### run.sh
#!/bin/bash
# the make line also repeats each setting of config.mk as NAME=value (left out here)
make -C /OpenROAD-flow-scripts/flow DESIGN_CONFIG=/design/flow/config.mk WORK_HOME=/design/flow/orfs CLKGATE_MAP_FILE= finish
### config.mk
export PLATFORM = sky130hd
export DESIGN_NAME = CPU
export DESIGN_NICKNAME = CPU
export VERILOG_FILES = /design/flow/design.v
export SDC_FILE = /design/flow/constraint.sdc
export NUM_CORES = 4
export LEC_CHECK = 0
export CAP_MARGIN = 20
export CORE_ASPECT_RATIO = 1.19
export CORE_MARGIN = 2
export CORE_UTILIZATION = 66
export CTS_CLUSTER_SIZE = 43
export GPL_TIMING_DRIVEN = 0
export PLACE_DENSITY = 0.58
export SLEW_MARGIN = 25
### constraint.sdc
create_clock -name core_clock -period 15.6 [get_ports {clk}]
set_input_delay 3.1200 -clock core_clock [delete_from_list [all_inputs] [get_ports {clk}]]
set_output_delay 3.1200 -clock core_clock [all_outputs]
set_load 0.01 [all_outputs]
### design.v
`timescale 1ns / 1ps
module Adder8(
    input   [7:0] a,b,
    input         ci,
    output  [7:0] s,
    output        co
    );
        wire    [7:0] C;
        wire    [7:0] G;
        wire    [7:0] P;
        assign  G = a & b;
        assign  P = a ^ b;
        genvar j1;
        genvar j2;
        generate
            for(j1 = 0; j1 < 8; j1 = j1 + 1) begin: BLOCK1
                wire [j1 : 0] mid;                 
                for(j2 = j1; j2 > 0; j2 = j2 - 1) begin: BLOCK2
                    assign mid[j2] = ( & P[j1 : j2] ) && G[j2-1];
                end
                assign mid[0] = ( & P[j1 : 0] ) && ci;
                assign C[j1] = ( | mid ) || G[j1];
            end
        endgenerate
        assign  s[0] = P[0] ^ ci;
        genvar  i;
        generate
            for(i = 0; i < 7; i = i + 1) begin: BLOCK3
                assign  s[i+1] = P[i+1] ^ C[i];
            end
        endgenerate
        assign  co   = C[7];
endmodule
`timescale 1ns / 1ps
module Adder32(
    input   [31:0] a,b,
    input         ci,
    output  [31:0] s,
    output        co
    );
    wire c_mid1;
    wire c_mid2;
    wire c_mid3;
    Adder8 add1(
        .a      (a[7:0]),
        .b      (b[7:0]),
        .ci     (ci),
        .s      (s[7:0]),
        .co     (c_mid1)
    );
    Adder8 add2(
        .a      (a[15:8]),
        .b      (b[15:8]),
        .ci     (c_mid1),
        .s      (s[15:8]),
        .co     (c_mid2)
    );
    Adder8 add3(
        .a      (a[23:16]),
        .b      (b[23:16]),
        .ci     (c_mid2),
        .s      (s[23:16]),
        .co     (c_mid3)
    );
    Adder8 add4(
        .a      (a[31:24]),
        .b      (b[31:24]),
        .ci     (c_mid3),
        .s      (s[31:24]),
        .co     (co)
    );
endmodule
`timescale 1ns / 1ps
module Suber(
    input   [31:0] a,b,
    output  [31:0] s
    );
    wire [31:0] s_mid;
    Adder32 add(
        .a      (a),
        .b      (~b),
        .ci     (1'b1),
        .s      (s),
        .co     ()
    );
endmodule
`timescale 1ns / 1ps
module Comparer(
    input [31:0]        a,
    input [31:0]        b,
    output [2:0]        ur,
    output [2:0]        sr
    );
    wire [31:0]         s;
    wire               co;
    reg         ug;
    reg         ul;
    reg         sg;
    reg         sl;
    Adder32  adder(
        .a             (a),
        .b             (~b),
        .ci            (1'b1),
        .s             (s),
        .co            (co)
    );
    always @(*) begin
        if(!s) begin
            {ug,ul,sg,sl}=4'b0000;
        end
        else begin
            if(co)
                {ug,ul}=2'b10;
            else
                {ug,ul}=2'b01;
            case({a[31],b[31]})
            2'b00:         {sg,sl}={ug,ul};
            2'b01:         {sg,sl}=2'b10;
            2'b10:         {sg,sl}=2'b01;
            2'b11:         {sg,sl}={ug,ul};
            endcase
        end
    end
    assign ur={ul,~(ul|ug),ug};
    assign sr={sl,~(sl|sg),sg};
endmodule
`timescale 1ns / 1ps
module Shifter(
    input [31:0]  a,
    input [4:0]  b,
    input         extn,
    output reg [31:0] lshift_s,
    output reg [31:0] rshift_s
    );
    reg [31:0] l_mid;
    reg [31:0] r_mid;
    always @(*) begin
        case (b[2:0])
            3'd0: begin
                l_mid=a;
                r_mid=a;
            end
            3'd1: begin
                l_mid={a[30:0],1'b0};
                r_mid={extn,a[31:1]};
            end
            3'd2: begin
                l_mid={a[29:0],{2{1'b0}}};
                r_mid={{2{extn}},a[31:2]};
            end
            3'd3: begin
                l_mid={a[28:0],{3{1'b0}}};
                r_mid={{3{extn}},a[31:3]};
            end
            3'd4: begin
                l_mid={a[27:0],{4{1'b0}}};
                r_mid={{4{extn}},a[31:4]};
            end
            3'd5: begin
                l_mid={a[26:0],{5{1'b0}}};
                r_mid={{5{extn}},a[31:5]};
            end
            3'd6: begin
                l_mid={a[25:0],{6{1'b0}}};
                r_mid={{6{extn}},a[31:6]};
            end
            3'd7: begin
                l_mid={a[24:0],{7{1'b0}}};
                r_mid={{7{extn}},a[31:7]};
            end
        endcase
        case (b[4:3])
            3'd0: begin
                lshift_s=l_mid;
                rshift_s=r_mid;
            end
            3'd1: begin
                lshift_s={l_mid[23:0],{8{1'b0}}};
                rshift_s={{8{extn}},r_mid[31:8]};
            end
            3'd2: begin
                lshift_s={l_mid[15:0],{16{1'b0}}};
                rshift_s={{16{extn}},r_mid[31:16]};
            end
            3'd3: begin
                lshift_s={l_mid[7:0],{24{1'b0}}};
                rshift_s={{24{extn}},r_mid[31:24]};
            end
        endcase
    end
endmodule
`timescale 1ns / 1ps
module ALU(
    input clk,
    input   [31:0]      a0      ,
    input   [31:0]      b0      ,
    input   [31:0]      imm     ,
    input   [31:0]      pc      ,
    input               ALUSrc1 ,    
    input   [1:0]       ALUSrc2 ,    
    input   [1:0]       afwd    ,
    input   [1:0]       bfwd    ,
    input   [31:0]      y       ,
    input   [31:0]      md      ,
    input   [2:0]       ALUOP   ,
    input               sp_sign ,
    input               uors    ,
    output reg [31:0]   result  ,
    output     [2:0]    zero    
    );
    reg [31:0] md_n;
    always @(posedge clk) begin
        md_n<=md;
    end
    parameter ADD      = 3'b000;
    parameter SUB      = 3'b000;
    parameter SLL      = 3'b001;
    parameter SLT      = 3'b010;
    parameter SLTU     = 3'b011;
    parameter XOR      = 3'b100;
    parameter SRL      = 3'b101;
    parameter OR       = 3'b110;
    parameter AND      = 3'b111;
    reg extn;
    reg [31:0] b;
    reg [31:0] a;
    reg [31:0] b00;
    reg [31:0] a00;
    wire [31:0] add_s;
    wire [31:0] sub_s;           
    wire [2:0]  sr;
    wire [2:0]  ur; 
    wire [31:0] lshift_s;
    wire [31:0] rshift_s;
    Adder32 add(
        .a      (a),
        .b      (b),
        .ci     (1'b0),
        .s      (add_s),
        .co     ()
    );
    Suber sub(
        .a      (a),
        .b      (b),
        .s      (sub_s)
    );
    Comparer comparer(
        .a      (a),
        .b      (b),
        .ur     (ur),
        .sr     (sr)
    );
    Shifter Shifter(
        .a      (a),
        .b      (b[4:0]),
        .extn   (extn),
        .lshift_s(lshift_s),
        .rshift_s(rshift_s)
    );
    assign zero=uors?ur:sr;
    always @(*) begin
        case (afwd)
            2'b00: a00=a0;
            2'b01: a00=y;
            2'b10: a00=md;
            2'b11: a00=md_n;
        endcase
        case (bfwd)
            2'b00: b00=b0;
            2'b01: b00=y;
            2'b10: b00=md;
            2'b11: b00=md_n;
        endcase
        case (ALUSrc1)
            1'b0: b=b00;
            1'b1: b=imm;
        endcase
        case (ALUSrc2)
            2'b0: a=a00;
            2'b1: a=pc;
            2'b10:a=32'b0; 
            default: a=a00;
        endcase
        extn=1'b0;
        case (ALUOP)
            ADD : begin
                if(sp_sign) result=sub_s;
                else result=add_s;
            end
            SLL :   result=lshift_s;
            SLT :   result=sr[2];
            SLTU:   result=ur[2];
            XOR :   result=a^b;
            SRL :   begin
                if(sp_sign) begin
                    extn=a[31];
                    result=rshift_s;
                end
                else begin
                    extn=1'b0;
                    result=rshift_s;
                end
            end
            OR  :   result=a|b;
            AND :   result=a&b;
            default: result=0;
        endcase
    end
endmodule
`timescale 1ns / 1ps
module EXTer(
    input  [31:0]       originword,
    input  [2:0]        mode,
    output reg [31:0]   extword
    );
    always @(*) begin
        case (mode)
            3'b000: extword=originword;
            3'b001: begin
                extword={{24{originword[7]}},originword[7:0]};
            end
            3'b010: extword={{24{1'b0}},originword[7:0]};
            3'b011: begin
                extword={{16{originword[15]}},originword[15:0]};
            end
            3'b100: extword={{16{1'b0}},originword[15:0]};
            default: extword=originword;
        endcase
    end
endmodule
`timescale 1ns / 1ps
module ImmGen(
    input [31:0]        inst,
    input [2:0]         mode,
    input clk,
    output reg [31:0]   imm 
    );
    wire a;
    assign a=inst[31];
    always @(*) begin
        case (mode)
            3'b0:   imm=32'b0;
            3'b1:   begin                                                                
                imm={{20{inst[31]}},inst[31:20]} ;     
            end 
            3'b10:  imm={{27{1'b0}},inst[24:20]};                                         
            3'b11:  imm={inst[31:12],{12{1'b0}}};                                         
            3'b100: begin                                                                
                imm={{11{inst[31]}},inst[31],inst[19:12],inst[20],inst[30:21],1'b0};
            end 
            3'b101: begin                                                                
                imm={{19{inst[31]}},inst[31],inst[7],inst[30:25],inst[11:8],1'b0};   
            end 
            3'b110: begin                      
                imm={{20{inst[31]}},inst[31:25],inst[11:7]};  
            end
            default:imm=32'b0;
        endcase
    end
endmodule
`timescale 1ns / 1ps
module RegisterFile(
        input                clk,             
        input [4:0]          ra0,ra1,         
        input [4:0]          wa,              
        input [31:0]         wd,              
        input                we,              
        output  [31:0]    rd0,rd1          
    );
    reg [31:0] rf [0:31];                     
    assign    rd0=(ra0==5'd0)?32'd0:rf[ra0];
    assign    rd1=(ra1==5'd0)?32'd0:rf[ra1];
    always @(posedge clk) begin
        if(we && wa!=5'd0) rf[wa] <= wd;      
    end 
endmodule
`timescale 1ns / 1ps
module ForwardingUnit(
    input clk,
    input   [4:0]       rs1         ,
    input   [4:0]       rs2         ,
    input   [4:0]       rd_m        ,
    input   [4:0]       rd_w        ,
    input               RegWrite_m  ,
    input               RegWrite_w  ,
    output reg [1:0]    afwd        ,
    output reg [1:0]    bfwd        ,
    input               eflush      
    );
    reg RegWrite_n;
    reg [4:0] rd_n;
    always @(posedge clk ) begin
        RegWrite_n<=RegWrite_w;
        rd_n<=rd_w;
    end
    always @(*) begin
            if(rs1==rd_m && rs1!=5'd0 && RegWrite_m) begin
            afwd=2'b1;
            end
            else begin
            if(rs1==rd_w && rs1!=5'd0 && RegWrite_w ) begin
                afwd=2'b10;
            end
            else begin
                if(rs1==rd_n && rs1!=5'd0 && RegWrite_n )begin
                    afwd=2'b11;
                end
                else afwd=2'b0;
            end
            end
            if(rs2==rd_m && rs2!=5'd0 && RegWrite_m) begin
            bfwd=2'b1;
            end
            else begin
            if(rs2==rd_w && rs2!=5'd0 && RegWrite_w ) begin
                bfwd=2'b10;
            end
            else begin
                if(rs2==rd_n && rs2!=5'd0 && RegWrite_n )begin
                    bfwd=2'b11;
                end
                else bfwd=2'b0;                
            end   
            end
    end
endmodule
`timescale 1ns / 1ps
module HarzardUnit(
    input [4:0] rs1     ,
    input [4:0] rs2     ,
    input [4:0] rd      ,
    input       MemRead ,
    output reg  eflush  ,
    output reg  dstall  ,
    output reg  fstall  
    );
    always @(*) begin
        if(MemRead && (rs1==rd || rs2==rd)) begin    
            eflush=1;
            dstall=1;
            fstall=1;
        end
        else begin
            eflush=0;
            dstall=0;
            fstall=0;
        end
    end
endmodule
`timescale 1ns / 1ps
module PC_Controller(
    input [31:0]        imm     ,
    input [31:0]        pc_e    ,
    input [2:0]         zero    ,
    input [2:0]         branch  ,
    input [31:0]        y       ,
    input               clk     ,
    input               rstn    ,
    output reg [31:0]   pc      ,
    output reg [31:0]   npc     ,
    output reg          flush   ,
    input               fstall  ,
    input               stop    
    );
    wire [31:0] tpc;
    wire [31:0] npc1;
    wire [31:0] npc2_0;
    wire  [31:0] npc2;
    always @(*) begin
        if(zero&branch) begin
            npc=npc2;    
            flush=1;         
        end    
        else begin
            if(fstall) begin
                npc=tpc;
            end
            else begin
                npc=npc1;
            end
            flush=0;
        end 
    end
    assign tpc=pc;
    Adder32 add1(
        .a      (tpc),
        .b      (32'b100),
        .ci     (1'b0),
        .s      (npc1),
        .co     ()
    );
    Adder32 add2(
        .a      (pc_e),
        .b      (imm[31:0]),
        .ci     (1'b0),
        .s      (npc2),
        .co     ()
    );
    always @(posedge clk) begin
        if(!rstn) begin
            pc<=0;
        end
        else if(stop) begin
            pc<=pc;
        end
        else begin
            pc<=npc;
        end
    end
endmodule
`timescale 1ns / 1ps
module Controller(
    input               eflush  ,
    input               flush   ,
    input               funct7  ,
    output reg          sp_sign ,
    input [2:0]         funct3  ,
    input [6:0]         opcode  ,
    input               clk     ,
    input               rstn    ,
    output reg [2:0]    branch    ,
    output reg          MemRead   ,
    output reg          MemWrite_m  ,
    output reg          MemtoReg_m  ,
    output reg [2:0]    ALUOP     ,
    output reg          ALUSrc1   ,        
    output reg [1:0]    ALUSrc2   ,        
    output reg          uors      , 
    output reg          RegWrite_w  ,
    output reg          RegWrite_m  ,
    output reg [2:0]    extmode1_m  ,
    output reg [2:0]    extmode2  ,
    output reg [2:0]    extmode2_m  ,
    output reg [2:0]    mode        ,
    output reg          stop        
    );
    parameter ADDI_fml = 7'b0010011;
    parameter ADD_fml  = 7'b0110011;
    parameter LUI      = 7'b0110111;
    parameter AUIPC    = 7'b0010111;
    parameter BEQ_fml  = 7'b1100011;
    parameter LB_fml   = 7'b0000011;
    parameter SB_fml   = 7'b0100011;
    parameter ECALL = 7'b1110011;
    parameter ADDI     = 3'b000;
    parameter SLLI     = 3'b001;
    parameter SLTI     = 3'b010;
    parameter SLTIU    = 3'b011;
    parameter XORI     = 3'b100;
    parameter SRLI     = 3'b101;
    parameter SRAI     = 3'b101;
    parameter ORI      = 3'b110;
    parameter ANDI     = 3'b111;
    parameter ADD      = 3'b000;
    parameter SUB      = 3'b000;
    parameter SLL      = 3'b001;
    parameter SLT      = 3'b010;
    parameter SLTU     = 3'b011;
    parameter XOR      = 3'b100;
    parameter SRL      = 3'b101;
    parameter SRA      = 3'b101;
    parameter OR       = 3'b110;
    parameter AND      = 3'b111;
    parameter BEQ      = 3'b000;
    parameter BNE      = 3'b001;
    parameter BLT      = 3'b100;
    parameter BGE      = 3'b101;
    parameter BLTU     = 3'b110;
    parameter BGEU     = 3'b111;
    parameter LB       = 3'b000;
    parameter LH       = 3'b001;
    parameter LW       = 3'b010;
    parameter LBU      = 3'b100;
    parameter LHU      = 3'b101;
    parameter SB       = 3'b000;
    parameter SH       = 3'b001;
    parameter SW       = 3'b010;
    reg             MemWrite    ;
    reg             MemtoReg    ;
    reg             RegWrite    ;
    reg [2:0]       extmode1    ;
    reg             stop_n;    
    reg stop_state;
    reg nstop_state; 
    always @(posedge clk) begin
        if(!rstn) begin
            stop_state<=0;
        end
        else begin
            stop_state<=nstop_state;
        end
        case (stop_state)
            1'b0: stop<=0;
            1'b1: stop<=1;
        endcase
    end
    always @(*) begin
        case (stop_state)
            1'b0: begin
                if(stop_n) nstop_state=1;
                else nstop_state=0;
            end
            1'b1: nstop_state=1;
        endcase
    end
    always @(*) begin
        case (opcode)
            ADDI_fml:begin
               case (funct3)
                   ADDI : mode=3'b1;
                   SLLI : mode=3'b10;
                   SLTI : mode=3'b1;
                   SLTIU: mode=3'b1;
                   XORI : mode=3'b1;
                   SRLI : mode=3'b10;
                   ORI  : mode=3'b1;
                   ANDI : mode=3'b1;
                   default: mode=3'b0;
               endcase
            end
            ADD_fml :mode=3'b0;
            LUI     :mode=3'b11;
            AUIPC   :mode=3'b11;
            BEQ_fml :mode=3'b101;
            LB_fml  :mode=3'b1;
            SB_fml  :mode=3'b110;
            default :mode=3'b0;
        endcase
    end
    always @(posedge clk) begin
        if(!rstn) begin
            branch  <=0;
            MemRead <=0;
            MemWrite<=0;
            MemtoReg<=0;
            ALUOP   <=0;
            ALUSrc1 <=0;
            ALUSrc2 <=0;
            uors    <=0;
            RegWrite<=0;
            extmode1<=0;
            extmode2<=0;
            stop_n    <=0;
        end
        else if(eflush||flush) begin
            branch  <=0;
            MemRead <=0;
            MemWrite<=0;
            MemtoReg<=0;
            ALUOP   <=0;
            ALUSrc1 <=0;
            ALUSrc2 <=0;
            uors    <=0;
            RegWrite<=0;
            extmode1<=0;
            extmode2<=0;
            stop_n    <=0;
        end
        else begin
            case (opcode)
                ADDI_fml: begin
                    branch  <=0;
                    MemRead <=0;
                    MemWrite<=0;
                    MemtoReg<=0;
                    ALUOP   <=funct3;
                    ALUSrc1 <=1'b1;
                    ALUSrc2 <=2'b0;
                    uors    <=0;
                    RegWrite<=1;
                    extmode1<=0;
                    extmode2<=0;
                    stop_n    <=0;
                end 
                ADD_fml: begin
                    branch  <=0;
                    MemRead <=0;
                    MemWrite<=0;
                    MemtoReg<=0;
                    ALUOP   <=funct3;
                    ALUSrc1 <=1'b0;
                    ALUSrc2 <=2'b0;
                    uors    <=0;
                    RegWrite<=1;
                    extmode1<=0;
                    extmode2<=0;
                    stop_n    <=0;
                end
                LUI: begin
                    branch  <=0;
                    MemRead <=0;
                    MemWrite<=0;
                    MemtoReg<=0;
                    ALUOP   <=3'b0;
                    ALUSrc1 <=1'b1;
                    ALUSrc2 <=2'b10;
                    uors    <=0;
                    RegWrite<=1;
                    extmode1<=0;
                    extmode2<=0;
                    stop_n    <=0;
                end
                AUIPC: begin
                    branch  <=0;
                    MemRead <=0;
                    MemWrite<=0;
                    MemtoReg<=0;
                    ALUOP   <=3'b0;
                    ALUSrc1 <=1'b1;
                    ALUSrc2 <=2'b1;
                    uors    <=0;
                    RegWrite<=1;
                    extmode1<=0;
                    extmode2<=0;
                    stop_n    <=0;
                end
                BEQ_fml: begin
                    MemRead <=0;
                    MemWrite<=0;
                    MemtoReg<=0;
                    case (funct3)
                        BEQ :    begin
                            ALUOP<=3'b010;
                            branch<=3'b010;
                            uors<=0;
                        end 
                        BNE :    begin
                            ALUOP<=3'b010;
                            branch<=3'b101;
                            uors<=0;
                        end 
                        BLT :    begin
                            ALUOP<=3'b010;
                            branch<=3'b100;
                            uors<=0;
                        end 
                        BGE :    begin
                            ALUOP<=3'b010;
                            branch<=3'b011;
                            uors<=0;
                        end 
                        BLTU:    begin
                            ALUOP<=3'b011;
                            branch<=3'b100;
                            uors<=1;
                        end 
                        BGEU:    begin
                            ALUOP<=3'b011;
                            branch<=3'b011;
                            uors<=1;
                        end 
                        default: begin
                            ALUOP<=3'b000;
                            branch<=3'b000;
                            uors<=0;
                        end 
                    endcase
                    ALUSrc1 <=1'b0;
                    ALUSrc2 <=2'b0;
                    RegWrite<=0;
                    extmode1<=0;
                    extmode2<=0;
                    stop_n    <=0;
                end
                LB_fml: begin
                    branch  <=0;
                    MemRead <=1;
                    MemWrite<=0;
                    MemtoReg<=1;
                    ALUOP   <=3'b000;
                    ALUSrc1 <=1'b1;
                    ALUSrc2 <=2'b0;
                    uors    <=0;
                    RegWrite<=1;
                    extmode2<=0;
                    case (funct3)
                        LB :        extmode1<=3'b001;
                        LH :        extmode1<=3'b011;
                        LW :        extmode1<=3'b0;
                        LBU:        extmode1<=3'b010;
                        LHU:        extmode1<=3'b100;
                        default:    extmode1<=3'b0;
                    endcase
                    stop_n    <=0;
                end
                SB_fml: begin
                    branch  <=0;
                    MemRead <=0;
                    MemWrite<=1;
                    MemtoReg<=0;
                    ALUOP   <=3'b000;
                    ALUSrc1 <=1'b1;
                    ALUSrc2 <=2'b0;
                    uors    <=0;
                    RegWrite<=0;
                    extmode1<=0;
                    case (funct3)
                        SB: extmode2<=3'b010;
                        SH: extmode2<=3'b100;
                        default: extmode2<=3'b000;
                    endcase
                    stop_n    <=0;
                end
                ECALL: begin
                    branch  <=0;
                    MemRead <=0;
                    MemWrite<=0;
                    MemtoReg<=0;
                    ALUOP   <=0;
                    ALUSrc1 <=0;
                    ALUSrc2 <=0;
                    uors    <=0;
                    RegWrite<=0;
                    extmode1<=0;
                    extmode2<=0;
                    stop_n    <=1;
                end
                default: begin           
                    branch  <=0;
                    MemRead <=0;
                    MemWrite<=0;
                    MemtoReg<=0;
                    ALUOP   <=0;
                    ALUSrc1 <=0;
                    ALUSrc2 <=0;
                    uors    <=0;
                    RegWrite<=0;
                    extmode1<=0;
                    extmode2<=0;
                    stop_n    <=0;
                end
            endcase
        end
    end
    always @(posedge clk) begin
        if(!rstn) begin
            MemWrite_m  <= 0   ;
            MemtoReg_m  <= 0   ;
            RegWrite_m  <= 0   ;
            RegWrite_w  <= 0   ;
            extmode1_m  <= 0   ;
            extmode2_m  <= 0   ;
            sp_sign     <= 0   ;    
        end
        else if(flush) begin     
            MemWrite_m  <= 0   ;
            MemtoReg_m  <= 0   ;
            RegWrite_m  <= 0   ;
            RegWrite_w  <= RegWrite_m   ;
            extmode1_m  <= 0   ;
            extmode2_m  <= 0   ;
            sp_sign     <= 0   ;    
        end
        else begin
            MemWrite_m  <= MemWrite   ;
            MemtoReg_m  <= MemtoReg   ;
            RegWrite_m  <= RegWrite   ;
            RegWrite_w  <= RegWrite_m   ;
            extmode1_m  <= extmode1   ;
            extmode2_m  <= extmode2   ;
            sp_sign     <= funct7 && (opcode==ADD_fml || (opcode==ADDI_fml && funct3==SRLI));            
        end
    end
endmodule
`timescale 1ns / 1ps
module CPU(
    input               clk         ,
    input               rstn        ,
    input               rf_dcp_rd   ,
    input [4:0]         rf_addr     ,
    output reg [31:0]   rf_out      ,
    output [7:0]        imem_addr   ,
    input [31:0]        imem_rdata  ,
    output [7:0]        dmem_addr   ,
    output [31:0]       dmem_wdata  ,
    output              dmem_we     ,
    input [31:0]        dmem_rdata  ,
    output              stop
    );
    reg [31:0]   md          ;
    reg [31:0]   y           ;
    wire [31:0]  pc          ;
    wire [31:0]  npc         ;
    reg [31:0]   imm         ;
    reg [31:0]   ir          ;
    reg [31:0]   a           ;
    reg [31:0]   b           ;
    wire [2:0]   branch      ;
    wire         MemRead     ;
    wire         MemWrite    ;
    wire         MemtoReg    ;
    wire [2:0]   ALUOP       ;
    wire         ALUSrc1     ;
    wire [1:0]   ALUSrc2     ;
    wire         RegWrite    ;
    wire [2:0]   zero        ;
    wire [2:0]   mode        ;
    wire         uors        ;
    wire [2:0]   extmode1    ;
    wire [2:0]   extmode2    ;
    wire [2:0]   extmode2_m  ;
    wire         sp_sign     ;
    wire [31:0]  md_ext      ;
    wire  eflush;
    wire  dstall;
    wire  fstall;
    wire  flush;
    wire [31:0]         a0;
    wire [31:0]         b0;
    wire [31:0]         imm_0;
    reg [31:0]          b_m;
    reg [31:0]           b_m_0;
    reg [31:0] md_n;
    reg [4:0]          rs1;
    reg [4:0]          rs2;
    reg [4:0]          rd;
    reg [4:0]          rd_m;
    reg [4:0]          rd_w;
    reg [31:0]          pc_d;
    reg [31:0]          pc_e;
    wire [4:0]  ra      ;
    wire [4:0]  wa      ;
    wire        rf_we   ;
    wire [31:0] rf_wd   ;
    wire [31:0] wdto_rf ;
    wire [7:0]  dm_a    ;
    wire [31:0] dm_d    ;
    wire        dm_we   ;
    wire [31:0] md_wd   ;
    wire [31:0] inst;
    wire [31:0] result;
    wire [31:0] md_read;
    wire  RegWrite_m;
    wire [1:0] afwd;
    wire [1:0] bfwd;
    always @(posedge clk) begin
        if(!rstn) begin
            ir<=0;
            y<=0;
            md<=0;
            imm<=0;
            b_m<=0;
            rs1<=0;
            rs2<=0;
            rd <=0;
            rd_m<=0;
            rd_w<=0;
            pc_d<=0;
            pc_e<=0;
            md_n<=0;
        end
        else if(flush) begin     
            ir<=0;
            y<=0;
            if(MemtoReg) md<=md_ext;
            else md<=y;
            md_n<=md;
            imm<=0;
            b_m<=0;  
            rs1<=0;
            rs2<=0;
            rd <=0;
            rd_m<=0;
            rd_w<=rd_m;
            pc_d<=0;
            pc_e<=0;   
        end
        else if(eflush) begin    
            ir<=ir;
            y<=result;
            if(MemtoReg) md<=md_ext;
            else md<=y;
            md_n<=md;
            imm<=0;
            b_m<=b_m_0;
            rs1<=0;
            rs2<=0;
            rd <=0;
            rd_m<=rd;
            rd_w<=rd_m;
            pc_d<=pc_d;
            pc_e<=0;    
        end
        else begin
            ir<=inst;
            y<=result;
            if(MemtoReg) md<=md_ext;
            else md<=y;
            md_n<=md;
            imm<=imm_0;
            rs1<=ir[19:15];
            rs2<=ir[24:20];
            rd<=ir[11:7];
            b_m<=b_m_0;
            rd_m<=rd;
            rd_w<=rd_m;
            pc_d<=pc;
            pc_e<=pc_d;     
        end
    end
    always @(*) begin
        case (bfwd)
            2'b00: b_m_0=b;
            2'b01: b_m_0=y;
            2'b10: b_m_0=md;
            2'b11: b_m_0=md_n;
        endcase        
    end
PC_Controller pc_controller(
    .imm     (imm    ),
    .pc_e    (pc_e   ),
    .y       (y      ),
    .zero    (zero   ),
    .branch  (branch ),
    .clk     (clk    ),
    .rstn    (rstn   ),
    .pc      (pc     ),
    .npc     (npc    ),
    .fstall  (fstall ),
    .flush   (flush  ),
    .stop    (stop   )
);
ALU alu(
    .a0     (a      ),
    .b0     (b      ),
    .imm    (imm    ),
    .pc     (pc_e   ),
    .ALUSrc1(ALUSrc1),
    .ALUSrc2(ALUSrc2),
    .afwd   (afwd    ), 
    .bfwd   (bfwd    ), 
    .y      (y       ), 
    .md     (md      ), 
    .uors   (uors   ),
    .sp_sign(sp_sign),
    .ALUOP  (ALUOP  ),
    .result (result ),
    .zero   (zero   ),
    .clk    (clk)
);
Controller controller(
    .eflush     (eflush   ),
    .flush      (flush    ),
    .funct7     (ir[30]   ),
    .sp_sign    (sp_sign  ),
    .funct3     (ir[14:12]),
    .opcode     (ir[6:0]  ),
    .clk        (clk      ),
    .rstn       (rstn     ),
    .branch   (branch   ),
    .MemRead    (MemRead  ),
    .MemWrite_m (MemWrite ),
    .MemtoReg_m (MemtoReg ),
    .ALUOP    (ALUOP    ),
    .ALUSrc1  (ALUSrc1  ),
    .ALUSrc2  (ALUSrc2  ),
    .uors     (uors     ),
    .RegWrite_w (RegWrite ),
    .RegWrite_m (RegWrite_m),
    .extmode1_m (extmode1 ),
    .extmode2 (extmode2 ),
    .extmode2_m (extmode2_m),
    .mode       (mode     ),
    .stop       (stop)
);
ImmGen immgen(
    .clk        (clk),
    .inst       (ir),
    .mode       (mode),
    .imm        (imm_0 )
);
    assign inst=imem_rdata;
    assign md_read=dmem_rdata;
    assign imem_addr=pc[9:2];
    assign dmem_addr=dm_a;
    assign dmem_wdata=dm_d;
    assign dmem_we=dm_we;
    assign dm_d=md_wd;
    assign dm_a=y[9:2];
    assign dm_we=MemWrite;
RegisterFile rf(
    .clk           (clk),
    .ra0           (ra),
    .ra1           (ir[24:20]),
    .rd0           (a0),
    .rd1           (b0),
    .wa            (wa),
    .wd            (wdto_rf),
    .we            (rf_we)
);
    always @(posedge clk) begin
        if(!rstn) begin
            a<=0;
            b<=0;
        end
        else if(eflush || flush) begin
            a<=0;
            b<=0;
        end
        else begin
            a<=a0;
            b<=b0;
        end
    end
    assign ra=rf_dcp_rd?rf_addr:ir[19:15];
    always @(posedge clk) rf_out<=a0;
    assign wa=rd_w;
    assign wdto_rf=rf_wd;
    assign rf_we=RegWrite;
EXTer exter1(
    .originword (md_read),
    .mode       (extmode1),
    .extword    (md_ext)
);
    assign rf_wd=md;
EXTer exter2(
    .originword (b_m),
    .mode       (extmode2_m),
    .extword    (md_wd)
);
ForwardingUnit forwardunit(
    .rs1         (rs1         ),
    .rs2         (rs2         ),
    .rd_m        (rd_m        ),
    .rd_w        (rd_w        ),
    .RegWrite_m  (RegWrite_m  ),
    .RegWrite_w  (RegWrite    ),
    .afwd        (afwd        ),
    .bfwd        (bfwd        ),
    .eflush      (eflush      ),
    .clk    (clk)
);
HarzardUnit harzardunit(
    .rs1     (ir[19:15]),
    .rs2     (ir[24:20]),
    .rd      (rd      ),
    .MemRead (MemRead ),
    .eflush  (eflush  ),
    .dstall  (dstall  ),
    .fstall  (fstall  )
);
endmodule
==> impl_metrics.json, run 1 <==
{
  "outcome": "aborted with a tool error",
  "failing_step": "global routing (5_1_grt)",
  "error": "[ERROR GRT-0116] Global routing finished with congestion. Check the congestion regions in the DRC Viewer.",
  "simple_gate_area_frac": 0.1738,
  "yosysWarningCount": 11,
  "fp_util": 0.6648,
  "cts_setup_buffers": 0,
  "synth_flops": 1504,
  "area_leaders": "edfxtp_1 (40%), dfxtp_1 (12%), mux4_2 (9.3%), nand2_1 (6.8%), nand3_1 (3.6%)",
  "numClockSinks": 1504,
  "avgSynthCellArea_um2": 10.66,
  "ctsResizeCount": 0,
  "dieHeight_um": 378.6,
  "yosys.cell_count.top_type": "nand2_1",
  "row_count": 137,
  "boundaryPins": 154,
  "hold_buffers": 0,
  "synthArstFlopShare": 0,
  "xor_area_frac": 0.01125,
  "synth_seq_share": 0.5185,
  "flop_cell": "edfxtp_1",
  "gp_congestion": 1.197,
  "die_x_um": 318.8,
  "die_area_um2": 120700,
  "yosys.area.top_type": "edfxtp_1",
  "syn_inst": 7300,
  "cts_buffers": 144,
  "compound_area_frac": 0.1288,
  "placedCellCount": 9101,
  "dp_hpwl_mm": 280.1,
  "synth-edff-count": 1024,
  "mux_share": 0.1034,
  "ys_area_um2": 77840,
  "clockBufferDepth": 3,
  "overflow": 3,
  "top_cells_by_count": "nand2_1 (1406), edfxtp_1 (1024), nand3_1 (554)",
  "ys_top_logic_family": "simple AND/OR/NAND/NOR gates",
  "adder_share": 0.02437,
  "cts_root_buf": "clkbuf_16",
  "ys_types": 112,
  "coreArea_um2": 117100,
  "cts_htree_levels": 4,
  "yosysTopAreaCellShare": 0.3951,
  "groute.usage.overall": 0.7405,
  "numPortBuffers": 151,
  "synth.cell_area_um2": 77840,
  "ys_cells": 7300
}
==> layer usage <==
metal	GRT overflow	global-route usage
met1	0	0.7417
met2	1	0.9242
met3	1	0.5702
met4	1	0.7219
met5	0	0.2941
==> stage by stage <==
| stage | cell area [um2] | util | power [W] | setup slack [ns] |
|---|---|---|---|---|
| 4_1_cts | 88360 | 0.7547 | 0.01015 | 3.973 |
| 3_5_place_dp | 83430 | 0.7126 | 0.006504 | 4.081 |
| 3_3_place_gp | 81380 | 0.6951 | 0.006422 | 3.047 |
| 2_1_floorplan | 77950 | - | 0.005538 | 7.808 |
==> run 2: changes to the inputs <==
CORE_ASPECT_RATIO = default   (was 1.19)
CORE_UTILIZATION = 67   (was 66)
CTS_CLUSTER_DIAMETER = 27   (was default)
CTS_CLUSTER_SIZE = 14   (was 43)
GPL_TIMING_DRIVEN = default   (was 0)
MAX_ROUTING_LAYER = met4   (was default)
PLACE_DENSITY = default   (was 0.58)
SETUP_SLACK_MARGIN = 1.82   (was default)
SLEW_MARGIN = 20   (was 25)
clock period = 9.06 ns   (was 15.6 ns; I/O delays follow)
==> run 2 against run 1 <==
Effect of this change: the flow stops in clock tree synthesis (4_1_cts); area after synthesis is the same; die size shrank 1.5%; synthesized cell count is the same.
==> impl_metrics.json, run 2 <==
{
  "pre_cts_slack_ns": 0.3642,
  "yosys.cell_count.top_type": "nand2_1",
  "area_leaders": "edfxtp_1 (40%), dfxtp_1 (12%), mux4_2 (9.3%), nand2_1 (6.8%), nand3_1 (3.6%)",
  "synthArstFlopShare": 0,
  "compound_area_frac": 0.1288,
  "synth-edff-count": 1024,
  "error": "[ERROR DPL-0033] detailed placement checks failed during check placement.",
  "row_count": 125,
  "simple_gate_area_frac": 0.1738,
  "synth_seq_share": 0.5185,
  "boundaryPins": 154,
  "xor_area_frac": 0.01125,
  "top_cells_by_count": "nand2_1 (1406), edfxtp_1 (1024), nand3_1 (554)",
  "ys_area_um2": 77840,
  "yosysWarningCount": 11,
  "numPortBuffers": 153,
  "placedCellCount": 8610,
  "yosysTopAreaCellShare": 0.3951,
  "flop_cell": "edfxtp_1",
  "ys_types": 112,
  "mux_share": 0.1034,
  "die_x_um": 344.8,
  "dieHeight_um": 344.8,
  "coreArea_um2": 115700,
  "avgSynthCellArea_um2": 10.66,
  "adder_share": 0.02437,
  "syn_inst": 7300,
  "gp_congestion": 1.175,
  "fp_util": 0.6725,
  "ys_top_logic_family": "simple AND/OR/NAND/NOR gates",
  "die_area_um2": 118900,
  "outcome": "aborted with a tool error",
  "failing_step": "clock tree synthesis (4_1_cts)",
  "ys_cells": 7300,
  "synth.cell_area_um2": 77840,
  "synth_flops": 1504,
  "yosys.area.top_type": "edfxtp_1",
  "dp_hpwl_mm": 204.2
}
[run 2: through the flow]
| stage | instance area [um2] | utilization | hold WS (ns) |
|---|---|---|---|
| floorplan | 78060 | - | 0.3290 |
| global placement | 81240 | 0.7019 | 0.3603 |
| detailed placement | 81260 | 0.7021 | 0.3571 |
==> run 3: changes to the inputs <==
CORE_UTILIZATION = 49   (was 67)
CTS_CLUSTER_DIAMETER = default   (was 27)
CTS_CLUSTER_SIZE = default   (was 14)
MAX_ROUTING_LAYER = default   (was met4)
SETUP_SLACK_MARGIN = default   (was 1.82)
clock period = 10.2 ns   (was 9.06 ns; I/O delays follow)
==> run 3 against run 2 <==
Effect of this change: synthesized cell count unchanged; area after synthesis unchanged; the run now finishes clean; die size increased by 36%.
==> impl_metrics.json, run 3 <==
{
  "dpl_cell_area_um2": 81930,
  "clockBufferDepth": 3,
  "worstMarginPinSlew_ns": 1.301,
  "via_per_inst": 6.821,
  "sequentialPower_w": 0.00690,
  "setup_violations": 0,
  "critPathSlowestCell": "and2_1",
  "fmax_ghz": 0.1029,
  "adder_share": 0.02437,
  "hold_buffers": 0,
  "min_path_cells": 0,
  "grt_max_degree": 142,
  "skew_ns": 0.03657,
  "reg2reg_depth": 27,
  "critPathLaunch": "rd_w[1]",
  "openroad.warnings": 133,
  "setup_slack_ns": 0.4847,
  "max_stage_delay_ns": 0.67,
  "cp-start-kind": "flip-flop",
  "grt-busiest-layer": "met2",
  "coreArea_um2": 158000,
  "finalCritPeriodShare": 0.9525,
  "drc_errors": 0,
  "ys_area_um2": 77840,
  "cts_htree_levels": 4,
  "crit_type": "reg -> reg",
  "ir_drop_mv": 0.2017,
  "critPathCaptureType": "flip-flop",
  "area_delta_synth_final_pct": 12.18,
  "ys_types": 112,
  "cp.depth": 27,
  "synthArstFlopShare": 0,
  "grt_pass1_wl_mm": 467.7,
  "crit_path_end": "a[21]",
  "insertion_delay_ns": 0.85,
  "synth_seq_share": 0.5185,
  "yosysWarningCount": 11,
  "postRouteAntennaNets": 0,
  "cap_violations": 0,
  "groute.usage.overall": 0.4065,
  "use_met3": 0.08482,
  "holdCritStartpoint": "controller.stop_state",
  "slew_headroom": 0.1295,
  "stdcell_count": 9467,
  "gp_congestion": 1.042,
  "yosys.cell_count.top_type": "nand2_1",
  "synth_flops": 1504,
  "yosys.area.top_type": "edfxtp_1",
  "tns_ns": 0,
  "fin_area_um2": 87320,
  "cts_root_buf": "clkbuf_16",
  "placedCellCount": 9163,
  "drt_pass1_iterations": 12,
  "fp_util": 0.4926,
  "rsz0062_at_grt": "no",
  "hold_end": "controller.stop",
  "reg2reg_to": "a[21]",
  "dieHeight_um": 402.6,
  "synth.cell_area_um2": 77840,
  "numPortBuffers": 153,
  "yosysTopAreaCellShare": 0.3951,
  "final-max-slew-violation-count": 0,
  "combPwrFrac": 0.183,
  "cts_buffers": 160,
  "power_frac_clock": 0.379,
  "critPathTopFamily": "simple AND/OR/NAND/NOR gates",
  "routed-via-count": 64571,
  "fin_hold_ws_ns": 0.3557,
  "wl_mm": 334.5,
  "cp_data_required_time_ns": 10.96,
  "cts_tree": "done",
  "critPathMaxFanout": 34,
  "r2r_slack_ns": 0.48,
  "finalHoldViolCount": 0,
  "fin_nets": 7470,
  "cellLeakagePower_nw": 30.63,
  "hp-class": "reg -> reg",
  "mux_share": 0.1034,
  "overflow": 0,
  "dp_hpwl_mm": 218.2,
  "path_buffers": 2,
  "top_cells_by_count": "nand2_1 (1406), edfxtp_1 (1024), nand3_1 (554)",
  "row_count": 146,
  "p_seq_frac": 0.438,
  "power.density_nw_per_um2": 180.3,
  "timing.final.crit_period_ns": 9.715,
  "outcome": "no timing/DRC/antenna violations",
  "cts_setup_buffers": 0,
  "xor_area_frac": 0.01125,
  "avgRoutedWirePerCell_um": 35.33,
  "switchingPower_w": 0.004754,
  "die_area_um2": 162100,
  "comb-power_w": 0.00288,
  "area_leaders": "edfxtp_1 (40%), dfxtp_1 (12%), mux4_2 (9.3%), nand2_1 (6.8%), nand3_1 (3.6%)",
  "powerClk_w": 0.00597,
  "avgSynthCellArea_um2": 10.66,
  "internal_power_w": 0.01099,
  "numClockSinks": 1504,
  "antenna_found_initial": 20,
  "boundaryPins": 154,
  "first_global_vias": 60837,
  "flop_cell": "edfxtp_1",
  "ys_top_logic_family": "simple AND/OR/NAND/NOR gates",
  "top_power_group": "sequential cells",
  "syn_inst": 7300,
  "ys_cells": 7300,
  "ctsResizeCount": 0,
  "drt_iter0_drc": 9466,
  "compound_area_frac": 0.1288,
  "die_x_um": 402.6,
  "synth-edff-count": 1024,
  "pre_cts_slack_ns": 0.7919,
  "cts.clk_slew.worst_paths_ns": 0.06,
  "grt_util_met2": 0.6148,
  "swShare": 0.3020,
  "simple_gate_area_frac": 0.1738,
  "arrival_ns": 10.47,
  "groute.layer.met1.usage": 0.5366,
  "r2r_start": "rd_w[1]"
}
-- run 3: per-stage QoR --
step,utilization,total power (W)
global route,0.5524,0.01611
finish,0.5526,0.01574
global placement,0.5183,0.009775
detailed placement,0.5185,0.009765
floorplan,-,0.008469
CTS,0.5523,0.01566
-- run 3: layout make-up --
type                            count  area, um2
Antenna cell                       10      25.02
Clock inverter                     80      989.7
Multi-Input combinational cell   5056      34960
Sequential cell                  1504      40390
Inverter                          141      529.3
Tap cell                         2072       2592
Clock buffer                      214       4354
Timing Repair Buffer              390       3483
Fill cell                       13456      70700
-- run 3: routing by layer --
metal,wire [um],vias to the layer above
met3,34930,895
met4,24760,10
met5,64,-
li1,-,27206
met2,147600,4322
met1,127200,32138
==> run 4: changes to the inputs <==
ABC_AREA = 0   (was default)
CELL_PAD_IN_SITES_DETAIL_PLACEMENT = 0   (was default)
CORE_ASPECT_RATIO = 1.55   (was default)
CORE_UTILIZATION = 35   (was 49)
CTS_CLUSTER_DIAMETER = 27   (was default)
CTS_CLUSTER_SIZE = 57   (was default)
GPL_ROUTABILITY_DRIVEN = 0   (was default)
GPL_TIMING_DRIVEN = 1   (was default)
HOLD_SLACK_MARGIN = 0.27   (was default)
MAX_ROUTING_LAYER = met4   (was default)
MIN_ROUTING_LAYER = met2   (was default)
PLACE_DENSITY_LB_ADDON = 0.16   (was default)
SLEW_MARGIN = 0   (was 20)
TNS_END_PERCENT = 50   (was default)
clock period = 10.5 ns   (was 10.2 ns; I/O delays follow)
==> run 4 against run 3 <==
Effect of this change: synthesized cell count is the same; the run now fails in global routing (5_1_grt); area after synthesis is the same; die size grew 40%.
==> impl_metrics.json, run 4 <==
{
  "flop_cell": "edfxtp_1",
  "synth_seq_share": 0.5185,
  "groute.usage.overall": 0.5830,
  "die_area_um2": 226300,
  "cts_root_buf": "clkbuf_16",
  "mux_share": 0.1034,
  "yosysWarningCount": 11,
  "error": "[ERROR GRT-0116] Global routing finished with congestion. Check the congestion regions in the DRC Viewer.",
  "ys_top_logic_family": "simple AND/OR/NAND/NOR gates",
  "simple_gate_area_frac": 0.1738,
  "ys_cells": 7300,
  "ys_types": 112,
  "area_leaders": "edfxtp_1 (40%), dfxtp_1 (12%), mux4_2 (9.3%), nand2_1 (6.8%), nand3_1 (3.6%)",
  "cts_buffers": 341,
  "numPortBuffers": 153,
  "synth-edff-count": 1024,
  "row_count": 215,
  "synth.cell_area_um2": 77840,
  "boundaryPins": 154,
  "cts_htree_levels": 5,
  "failing_step": "global routing (5_1_grt)",
  "adder_share": 0.02437,
  "fp_util": 0.3520,
  "xor_area_frac": 0.01125,
  "synthArstFlopShare": 0,
  "die_x_um": 382.8,
  "avgSynthCellArea_um2": 10.66,
  "overflow": 287,
  "yosysTopAreaCellShare": 0.3951,
  "outcome": "aborted with a tool error",
  "numClockSinks": 1504,
  "synth_flops": 1504,
  "syn_inst": 7300,
  "dp_hpwl_mm": 221.9,
  "clockBufferDepth": 4,
  "yosys.area.top_type": "edfxtp_1",
  "top_cells_by_count": "nand2_1 (1406), edfxtp_1 (1024), nand3_1 (554)",
  "ys_area_um2": 77840,
  "hold_buffers": 0,
  "dieHeight_um": 591.1,
  "cts_setup_buffers": 0,
  "coreArea_um2": 221100,
  "yosys.cell_count.top_type": "nand2_1",
  "ctsResizeCount": 0,
  "compound_area_frac": 0.1288
}
[run 4: layer usage]
metal / global-route usage / GRT overflow
met4: 0.3848 / 53
met3: 0.6265 / 167
met5: - / -
met2: 0.6413 / 67
met1: - / -
[run 4: per-stage QoR]
stage | hold WS [ns] | std cells | worst slack (ns) | instance area [um2]
2_1_floorplan | 0.3290 | 7331 | 2.708 | 77950
3_3_place_gp | 0.3451 | 9993 | 0.9283 | 82810
4_1_cts | 0.3637 | 10617 | 0.9395 | 94780
3_5_place_dp | 0.3436 | 9997 | 1.006 | 82860
==> run 5: changes to the inputs <==
CELL_PAD_IN_SITES_DETAIL_PLACEMENT = default   (was 0)
CORE_ASPECT_RATIO = default   (was 1.55)
CORE_UTILIZATION = 61   (was 35)
CTS_CLUSTER_DIAMETER = 94   (was 27)
CTS_CLUSTER_SIZE = 17   (was 57)
GPL_ROUTABILITY_DRIVEN = default   (was 0)
GPL_TIMING_DRIVEN = default   (was 1)
HOLD_SLACK_MARGIN = default   (was 0.27)
MAX_ROUTING_LAYER = default   (was met4)
MIN_ROUTING_LAYER = default   (was met2)
PLACE_DENSITY_LB_ADDON = default   (was 0.16)
SETUP_SLACK_MARGIN = 0.84   (was default)
SLEW_MARGIN = 15   (was 0)
TNS_END_PERCENT = default   (was 50)
clock period = 5.78 ns   (was 10.5 ns; I/O delays follow)
==> run 5 against run 4 <==
Effect of this change: now fails the layout checks on negative setup slack; synthesized cell count is the same; die size fell by 42%; area after synthesis unchanged.
==> impl_metrics.json, run 5 <==
{
  "synth_flops": 1504,
  "stdcell_count": 9633,
  "comb-power_w": 0.00610,
  "use_met3": 0.1449,
  "path_buffers": 5,
  "synthArstFlopShare": 0,
  "top_cells_by_count": "nand2_1 (1406), edfxtp_1 (1024), nand3_1 (554)",
  "xor_area_frac": 0.01125,
  "row_count": 131,
  "timing.final.crit_period_ns": 7.459,
  "crit_path_end": "b[27]",
  "clockBufferDepth": 3,
  "yosysWarningCount": 11,
  "finalCritPeriodShare": 1.290,
  "yosys.cell_count.top_type": "nand2_1",
  "r2r_slack_ns": -1.68,
  "final-max-slew-violation-count": 0,
  "setup_slack_ns": -1.679,
  "hold_end": "controller.stop",
  "groute.usage.overall": 0.4803,
  "critPathSlowestCell": "or4_4",
  "swShare": 0.3112,
  "drc_errors": 0,
  "simple_gate_area_frac": 0.1738,
  "grt_util_met2": 0.7137,
  "compound_area_frac": 0.1288,
  "die_x_um": 361.2,
  "grt_pass1_wl_mm": 453.8,
  "dp_hpwl_mm": 216.6,
  "adder_share": 0.02437,
  "critPathMaxFanout": 9,
  "ys_area_um2": 77840,
  "post-route-util": 0.7304,
  "yosys.area.top_type": "edfxtp_1",
  "arrival_ns": 8.13,
  "combPwrFrac": 0.240,
  "antenna_found_initial": 24,
  "cp.depth": 30,
  "setup_violations": 338,
  "cp-start-kind": "flip-flop",
  "cp_data_required_time_ns": 6.45,
  "grt-busiest-layer": "met2",
  "ir_drop_mv": 0.3913,
  "fmax_ghz": 0.1341,
  "synth.cell_area_um2": 77840,
  "cts.clk_slew.worst_paths_ns": 0.08,
  "fin_hold_ws_ns": 0.3570,
  "switchingPower_w": 0.007918,
  "drt_pass1_iterations": 7,
  "finalHoldViolCount": 0,
  "area_delta_synth_final_pct": 19.20,
  "numPortBuffers": 153,
  "insertion_delay_ns": 0.78,
  "overflow": 0,
  "cts_tree": "done",
  "placedCellCount": 9357,
  "flop_cell": "edfxtp_1",
  "gp_congestion": 1.099,
  "coreArea_um2": 127000,
  "fp_util": 0.6127,
  "cts_root_buf": "clkbuf_16",
  "pre_cts_slack_ns": -2.169,
  "reg2reg_to": "b[27]",
  "critPathCaptureType": "flip-flop",
  "grt_max_degree": 89,
  "mux_share": 0.1034,
  "slew_headroom": 0.1700,
  "max_stage_delay_ns": 0.57,
  "ys_types": 112,
  "ys_cells": 7300,
  "r2r_start": "rs1[4]",
  "routed-via-count": 69991,
  "skew_ns": 0.06452,
  "fin_nets": 8114,
  "internal_power_w": 0.01753,
  "drt_iter0_drc": 12720,
  "critPathLaunch": "rs1[4]",
  "area_leaders": "edfxtp_1 (40%), dfxtp_1 (12%), mux4_2 (9.3%), nand2_1 (6.8%), nand3_1 (3.6%)",
  "reg2reg_depth": 30,
  "hp-class": "reg -> reg",
  "ys_top_logic_family": "simple AND/OR/NAND/NOR gates",
  "cellLeakagePower_nw": 33.69,
  "via_per_inst": 7.266,
  "min_path_cells": 0,
  "numClockSinks": 1504,
  "holdCritStartpoint": "controller.stop_state",
  "rsz0062_at_grt": "yes",
  "power_frac_clock": 0.285,
  "powerClk_w": 0.00725,
  "cts_htree_levels": 3,
  "cap_violations": 0,
  "worstMarginPinSlew_ns": 1.242,
  "top_power_group": "sequential cells",
  "avgSynthCellArea_um2": 10.66,
  "dieHeight_um": 361.2,
  "synth-edff-count": 1024,
  "groute.layer.met1.usage": 0.5934,
  "power.density_nw_per_um2": 274.3,
  "sequentialPower_w": 0.0121,
  "synth_seq_share": 0.5185,
  "first_global_vias": 65680,
  "openroad.warnings": 98,
  "yosysTopAreaCellShare": 0.3951,
  "die_area_um2": 130500,
  "tns_ns": -527.49,
  "so_faults": "negative setup slack",
  "wl_mm": 324.1,
  "syn_inst": 7300,
  "avgRoutedWirePerCell_um": 33.65,
  "crit_type": "reg -> reg",
  "postRouteAntennaNets": 0,
  "boundaryPins": 154,
  "cts_buffers": 102,
  "p_seq_frac": 0.475,
  "critPathTopFamily": "simple AND/OR/NAND/NOR gates",
  "timing.critical_path.mode_cell": "nand4_1",
  "outcome": "failed layout checks"
}
run 5: metal layers:
metal | share of wire | vias up
met3 | 0.15 | 1630
met2 | 0.43 | 6488
met5 | 0.00067 | -
li1 | - | 28424
met1 | 0.33 | 33425
met4 | 0.095 | 24
run 5: timing repair:
action,4_1_cts,5_1_grt
resized,98,226
setup buffers,37,29
setup endpoints to repair,338,338
cloned,8,20
pin swaps,25,61
hold buffers,0,0
endpoints found under the hold margin,0,0
run 5: area by class of cell:
| type | count | area [um2] |
|---|---|---|
| clock buffers | 150 | 2733 |
| multi-input cells | 5059 | 36530 |
| well taps | 1662 | 2079 |
| diodes | 12 | 30.03 |
| flip-flops and latches | 1504 | 40390 |
| fillers | 8502 | 34250 |
| repair buffers | 1089 | 10190 |
| clock inverters | 16 | 300.3 |
| inverters | 141 | 529.3 |
run 5: per-stage QoR:
step / power, W / cell area (um2)
floorplan: 0.01500 / 78780
global placement: 0.01780 / 86980
detailed placement: 0.01783 / 87070
CTS: 0.02491 / 91090
global route: 0.02593 / 92750
finish: 0.02545 / 92780
==> run 6: changes to the inputs <==
ABC_AREA = 1   (was 0)
CORE_MARGIN = 5   (was 2)
CORE_UTILIZATION = 49   (was 61)
CTS_CLUSTER_DIAMETER = default   (was 94)
CTS_CLUSTER_SIZE = default   (was 17)
HOLD_SLACK_MARGIN = 0.13   (was default)
MAX_ROUTING_LAYER = met4   (was default)
PLACE_DENSITY_LB_ADDON = 0.06   (was default)
SETUP_SLACK_MARGIN = -0.82   (was 0.84)
TNS_END_PERCENT = 40   (was default)
clock period = 8.42 ns   (was 5.78 ns; I/O delays follow)
==> run 6 against run 5 <==
Effect of this change: the run now finishes clean; clock power hardly changed; clock skew is 0.0011 ns lower; final cell count is 21% higher; die size is 29% higher; core utilization is 18 points lower; combinational power is 41% lower; flip-flop count stayed put; wire length is 6.9% higher; register-to-register slack better by 2.0 ns; non-clock buffer count is 663 lower.
==> impl_metrics.json, run 6 <==
{
  "internal_power_w": 0.01323,
  "area_delta_synth_final_pct": 12.21,
  "drc_errors": 0,
  "ir_drop_mv": 0.2201,
  "finalCritPeriodShare": 0.9663,
  "power_frac_clock": 0.379,
  "synth-edff-count": 1024,
  "powerClk_w": 0.00727,
  "crit_type": "reg -> reg",
  "clockBufferDepth": 3,
  "overflow": 0,
  "cellLeakagePower_nw": 34.45,
  "flop_cell": "edfxtp_1",
  "cp_data_required_time_ns": 9.09,
  "yosys.area.top_type": "edfxtp_1",
  "nFillCells": 14519,
  "row_count": 146,
  "reg2reg_depth": 50,
  "hp-class": "reg -> reg",
  "arrival_ns": 8.81,
  "critPathLaunch": "rs2[4]",
  "sequentialPower_w": 0.00832,
  "placedCellCount": 11333,
  "top_power_group": "sequential cells",
  "comb-power_w": 0.00357,
  "cts_htree_levels": 4,
  "fmax_ghz": 0.1229,
  "slew_headroom": 0.2160,
  "min_path_cells": 0,
  "critPathTopFamily": "simple AND/OR/NAND/NOR gates",
  "antenna_found_initial": 10,
  "switchingPower_w": 0.005939,
  "setup_violations": 0,
  "path_buffers": 10,
  "yosysWarningCount": 11,
  "grt_max_degree": 203,
  "post-route-util": 0.5548,
  "die_x_um": 410.2,
  "pre_cts_slack_ns": 0.5530,
  "dieHeight_um": 410.2,
  "avgSynthCellArea_um2": 8.308,
  "wl_mm": 346.5,
  "combPwrFrac": 0.186,
  "timing.critical_path.mode_cell": "nor2_1",
  "cts_tree": "done",
  "simple_gate_area_frac": 0.2105,
  "routed-via-count": 74556,
  "dpl_cell_area_um2": 82630,
  "yosys.cell_count.top_type": "nand2_1",
  "cts_root_buf": "clkbuf_16",
  "critPathCaptureType": "flip-flop",
  "worstMarginPinSlew_ns": 1.164,
  "avgRoutedWirePerCell_um": 29.75,
  "swShare": 0.3099,
  "cap_violations": 0,
  "yosysTopAreaCellShare": 0.3918,
  "finalHoldViolCount": 0,
  "cp.depth": 50,
  "ys_types": 63,
  "p_seq_frac": 0.434,
  "grt_pass1_wl_mm": 488.7,
  "top_cells_by_count": "nand2_1 (2120), edfxtp_1 (1024), nor2_1 (922)",
  "mux_share": 0,
  "fp_util": 0.4944,
  "crit_path_end": "pc_e[19]",
  "syn_inst": 9447,
  "critPathMaxFanout": 40,
  "final-max-slew-violation-count": 0,
  "adder_share": 0.02417,
  "via_per_inst": 6.402,
  "ys_area_um2": 78490,
  "tns_ns": 0,
  "r2r_start": "rs2[4]",
  "fin_nets": 9642,
  "area_leaders": "edfxtp_1 (39%), dfxtp_1 (12%), nand2_1 (10%), o21ai_0 (5.5%), nand3_1 (4.5%)",
  "cts_buffers": 161,
  "dp_hpwl_mm": 226.6,
  "outcome": "no timing/DRC/antenna violations",
  "critPathSlowestCell": "buf_4",
  "drt_iter0_drc": 11774,
  "r2r_slack_ns": 0.28,
  "synthArstFlopShare": 0,
  "hold_buffers": 0,
  "drt_pass1_iterations": 7,
  "numClockSinks": 1504,
  "hold_end": "controller.stop",
  "gp_congestion": 1.089,
  "boundaryPins": 154,
  "xor_area_frac": 0.008369,
  "cp-start-kind": "flip-flop",
  "insertion_delay_ns": 0.85,
  "fin_area_um2": 88070,
  "timing.final.crit_period_ns": 8.136,
  "synth.cell_area_um2": 78490,
  "skew_ns": 0.06340,
  "first_global_vias": 69473,
  "ctsResizeCount": 0,
  "postRouteAntennaNets": 0,
  "ys_cells": 9447,
  "die_area_um2": 168300,
  "setup_slack_ns": 0.2836,
  "power.density_nw_per_um2": 217.6,
  "reg2reg_to": "pc_e[19]",
  "openroad.warnings": 123,
  "synth_flops": 1504,
  "groute.usage.overall": 0.4093,
  "max_stage_delay_ns": 0.62,
  "stdcell_count": 11646,
  "synth_seq_share": 0.5142,
  "ys_top_logic_family": "simple AND/OR/NAND/NOR gates",
  "holdCritStartpoint": "controller.stop_state",
  "cts_setup_buffers": 0,
  "cts.clk_slew.worst_paths_ns": 0.06,
  "compound_area_frac": 0.1714,
  "numPortBuffers": 153,
  "coreArea_um2": 158700
}
-- run 6: final cells by class --
type	count	area (um2)	share of cell area
Clock buffer	230	4614	0.05239
Multi-Input combinational cell	6535	32960	0.3743
Tap cell	2072	2592	0.02944
Clock inverter	69	784.5	0.008907
Inverter	797	3025	0.03435
Timing Repair Buffer	426	3682	0.04181
Antenna cell	13	32.53	0.0003694
Sequential cell	1504	40380	0.4585
-- run 6: metal layers --
| metal | share of wire | global-route usage | up-vias | routed length, um |
|---|---|---|---|---|
| met5 | 0 | - | - | 0 |
| met4 | 0.064 | 0.2114 | 0 | 22180 |
| li1 | - | - | 32518 | - |
| met2 | 0.42 | 0.5875 | 5401 | 146100 |
| met1 | 0.39 | 0.5395 | 35541 | 134300 |
| met3 | 0.13 | 0.09936 | 1096 | 43840 |
-- run 6: per-stage QoR --
step                      power (W)  hold WS (ns)
final                       0.01917        0.3743
after CTS                   0.01905        0.3619
after detailed placement    0.01189        0.3476
after global placement      0.01190        0.3441
after global routing        0.01971        0.3774
after floorplan             0.01033        0.3290
==> run 7: changes to the inputs <==
ABC_AREA = 0   (was 1)
CELL_PAD_IN_SITES_DETAIL_PLACEMENT = 0   (was default)
CORE_ASPECT_RATIO = 1.55   (was default)
CORE_MARGIN = 6   (was 5)
CORE_UTILIZATION = 35   (was 49)
CTS_CLUSTER_DIAMETER = 27   (was default)
CTS_CLUSTER_SIZE = 57   (was default)
GPL_ROUTABILITY_DRIVEN = 0   (was default)
GPL_TIMING_DRIVEN = 1   (was default)
HOLD_SLACK_MARGIN = 0.27   (was 0.13)
MIN_ROUTING_LAYER = met2   (was default)
PLACE_DENSITY_LB_ADDON = 0.16   (was 0.06)
SETUP_SLACK_MARGIN = default   (was -0.82)
SLEW_MARGIN = 20   (was 15)
TNS_END_PERCENT = 50   (was 40)
clock period = 9.46 ns   (was 8.42 ns; I/O delays follow)
==> run 7 against run 6 <==
Effect of this change: synthesized cell count shrank 23%; the run now fails in global routing (5_1_grt); die size rose by 39%; area after synthesis is 0.83% lower.
==> impl_metrics.json, run 7 <==
{
  "yosysWarningCount": 11,
  "mux_share": 0.1034,
  "ys_area_um2": 77840,
  "fp_util": 0.3520,
  "groute.usage.overall": 0.5066,
  "cts_root_buf": "clkbuf_16",
  "synth-edff-count": 1024,
  "ctsResizeCount": 0,
  "yosys.area.top_type": "edfxtp_1",
  "ys_cells": 7300,
  "area_leaders": "edfxtp_1 (40%), dfxtp_1 (12%), mux4_2 (9.3%), nand2_1 (6.8%), nand3_1 (3.6%)",
  "numPortBuffers": 153,
  "synth.cell_area_um2": 77840,
  "synthArstFlopShare": 0,
  "avgSynthCellArea_um2": 10.66,
  "dieHeight_um": 599.1,
  "simple_gate_area_frac": 0.1738,
  "dp_hpwl_mm": 225.5,
  "row_count": 215,
  "cts_buffers": 337,
  "die_area_um2": 234100,
  "overflow": 152,
  "coreArea_um2": 221100,
  "synth_seq_share": 0.5185,
  "syn_inst": 7300,
  "error": "[ERROR GRT-0116] Global routing finished with congestion. Check the congestion regions in the DRC Viewer.",
  "pre_cts_slack_ns": 0.1051,
  "xor_area_frac": 0.01125,
  "flop_cell": "edfxtp_1",
  "yosysTopAreaCellShare": 0.3951,
  "clockBufferDepth": 4,
  "yosys.cell_count.top_type": "nand2_1",
  "cts_htree_levels": 5,
  "synth_flops": 1504,
  "cts_setup_buffers": 0,
  "dpl_cell_area_um2": 83070,
  "outcome": "aborted with a tool error",
  "numClockSinks": 1504,
  "ys_types": 112,
  "top_cells_by_count": "nand2_1 (1406), edfxtp_1 (1024), nand3_1 (554)",
  "adder_share": 0.02437,
  "die_x_um": 390.8,
  "hold_buffers": 0,
  "compound_area_frac": 0.1288,
  "failing_step": "global routing (5_1_grt)",
  "boundaryPins": 154,
  "ys_top_logic_family": "simple AND/OR/NAND/NOR gates"
}
run 7: metal layers:
| metal | GRT overflow | track usage |
|---|---|---|
| met1 | - | - |
| met2 | 26 | 0.5572 |
| met3 | 99 | 0.5661 |
| met4 | 27 | 0.3139 |
| met5 | - | - |
run 7: through the flow:
stage	std cells	hold slack (ns)	total power (W)	util
after floorplan	7331	0.3290	0.009132	-
after global placement	10026	0.3395	0.01051	0.3757
after detailed placement	10026	0.3425	0.01050	0.3757
after CTS	10637	0.3535	0.02244	0.4278
==> run 8: changes to the inputs <==
ABC_AREA = default   (was 0)
CELL_PAD_IN_SITES_DETAIL_PLACEMENT = default   (was 0)
CORE_ASPECT_RATIO = default   (was 1.55)
CORE_MARGIN = 2   (was 6)
CORE_UTILIZATION = 62   (was 35)
CTS_CLUSTER_DIAMETER = default   (was 27)
CTS_CLUSTER_SIZE = 17   (was 57)
GPL_ROUTABILITY_DRIVEN = default   (was 0)
GPL_TIMING_DRIVEN = default   (was 1)
HOLD_SLACK_MARGIN = default   (was 0.27)
MAX_ROUTING_LAYER = default   (was met4)
MIN_ROUTING_LAYER = default   (was met2)
PLACE_DENSITY_LB_ADDON = default   (was 0.16)
TNS_END_PERCENT = default   (was 50)
clock period = 8.37 ns   (was 9.46 ns; I/O delays follow)
==> run 8 against run 7 <==
Effect of this change: now clean on timing, DRC and antenna; area after synthesis did not move; synthesized cell count unchanged; die size shrank 45%.
==> impl_metrics.json, run 8 <==
{
  "max_stage_delay_ns": 0.63,
  "yosys.area.top_type": "edfxtp_1",
  "ys_top_logic_family": "simple AND/OR/NAND/NOR gates",
  "synth_flops": 1504,
  "cts.clk_slew.worst_paths_ns": 0.06,
  "compound_area_frac": 0.1288,
  "ys_area_um2": 77840,
  "die_area_um2": 128400,
  "holdCritStartpoint": "controller.stop_state",
  "groute.usage.overall": 0.4812,
  "die_x_um": 358.3,
  "synth-edff-count": 1024,
  "crit_path_end": "rs1[3]",
  "critPathMaxFanout": 24,
  "top_cells_by_count": "nand2_1 (1406), edfxtp_1 (1024), nand3_1 (554)",
  "synth_seq_share": 0.5185,
  "fin_hold_ws_ns": 0.3543,
  "switchingPower_w": 0.005695,
  "finalHoldViolCount": 0,
  "via_per_inst": 7.355,
  "tns_ns": 0,
  "fin_nets": 7529,
  "grt_max_degree": 120,
  "sequentialPower_w": 0.00840,
  "area_delta_synth_final_pct": 12.09,
  "reg2reg_to": "rs1[3]",
  "skew_ns": 0.09398,
  "overflow": 0,
  "hold_end": "controller.stop",
  "critPathLaunch": "rs1[1]",
  "path_buffers": 5,
  "flop_cell": "edfxtp_1",
  "fp_util": 0.6223,
  "simple_gate_area_frac": 0.1738,
  "min_path_cells": 0,
  "drt_pass1_iterations": 12,
  "postRouteAntennaNets": 0,
  "power_frac_clock": 0.371,
  "cp.depth": 30,
  "worstMarginPinSlew_ns": 1.221,
  "ir_drop_mv": 0.2171,
  "drc_errors": 0,
  "synthArstFlopShare": 0,
  "coreArea_um2": 125100,
  "yosysWarningCount": 11,
  "hold_buffers": 0,
  "ys_types": 112,
  "synth.cell_area_um2": 77840,
  "cp_data_required_time_ns": 9.12,
  "outcome": "no timing/DRC/antenna violations",
  "cp-start-kind": "flip-flop",
  "wl_mm": 313.3,
  "r2r_start": "rs1[1]",
  "dpl_cell_area_um2": 81910,
  "cts_htree_levels": 4,
  "hp-class": "reg -> reg",
  "cts_buffers": 153,
  "arrival_ns": 8.82,
  "cts_root_buf": "clkbuf_16",
  "area_leaders": "edfxtp_1 (40%), dfxtp_1 (12%), mux4_2 (9.3%), nand2_1 (6.8%), nand3_1 (3.6%)",
  "routed-via-count": 66915,
  "avgSynthCellArea_um2": 10.66,
  "dieHeight_um": 358.3,
  "slew_headroom": 0.1793,
  "ys_cells": 7300,
  "dp_hpwl_mm": 202.2,
  "numClockSinks": 1504,
  "syn_inst": 7300,
  "power.density_nw_per_um2": 216.4,
  "top_power_group": "sequential cells",
  "row_count": 130,
  "comb-power_w": 0.00348,
  "fmax_ghz": 0.1239,
  "boundaryPins": 154,
  "first_global_vias": 63451,
  "yosysTopAreaCellShare": 0.3951,
  "numPortBuffers": 153,
  "timing.final.crit_period_ns": 8.071,
  "fin_area_um2": 87240,
  "cellLeakagePower_nw": 30.94,
  "critPathCaptureType": "flip-flop",
  "swShare": 0.3016,
  "reg2reg_depth": 30,
  "avgRoutedWirePerCell_um": 34.43,
  "clockBufferDepth": 3,
  "powerClk_w": 0.00700,
  "yosys.cell_count.top_type": "nand2_1",
  "r2r_slack_ns": 0.30,
  "critPathTopFamily": "simple AND/OR/NAND/NOR gates",
  "drt_iter0_drc": 12118,
  "antenna_found_initial": 19,
  "cts_tree": "done",
  "mux_share": 0.1034,
  "final-max-slew-violation-count": 0,
  "cap_violations": 0,
  "adder_share": 0.02437,
  "crit_type": "reg -> reg",
  "combPwrFrac": 0.184,
  "internal_power_w": 0.01319,
  "finalCritPeriodShare": 0.9643,
  "xor_area_frac": 0.01125,
  "critPathSlowestCell": "or4_1",
  "grt_pass1_wl_mm": 442.7,
  "setup_violations": 0,
  "p_seq_frac": 0.445,
  "openroad.warnings": 113,
  "gp_congestion": 1.116,
  "timing.critical_path.mode_cell": "buf_4",
  "insertion_delay_ns": 0.84
}
run 8: timing repair:
item                                    CTS  global route
resized                                   2            29
buffers inserted                          3             3
pin swaps                                 0             3
cloned                                    0             1
endpoints found under the setup margin   85           337
run 8: final cells by class:
type / count / area, um2
sequential: 1504 / 40380
fill: 8900 / 37840
multi-input combinational: 5056 / 35020
clock buffer: 195 / 4129
timing repair buffer: 456 / 4126
tap: 1650 / 2064
clock inverter: 89 / 972.2
inverter: 141 / 529.3
antenna: 7 / 17.52
run 8: metrics by stage:
step	worst slack (ns)	utilization	total power [W]	cells
floorplan	0.5784	-	0.01032	7331
global placement	0.07600	0.6548	0.01178	8799
detailed placement	-0.1100	0.6549	0.01179	8800
CTS	0.06350	0.6959	0.01864	9087
global route	-0.001751	0.6973	0.01923	9091
finish	0.2986	0.6975	0.01888	9098
run 8: routing by layer:
metal  GRT usage  wire length (um)  vias up  part of all wire
li1            -                 -    27297                 -
met2      0.7053            135600     6133              0.43
met3      0.1578             46920     1416              0.15
met1      0.6025            104200    32051              0.33
met4      0.3432             26420       18             0.084
met5    0.004444               175        -           0.00056
Power is estimated from default activity; no workload was simulated.
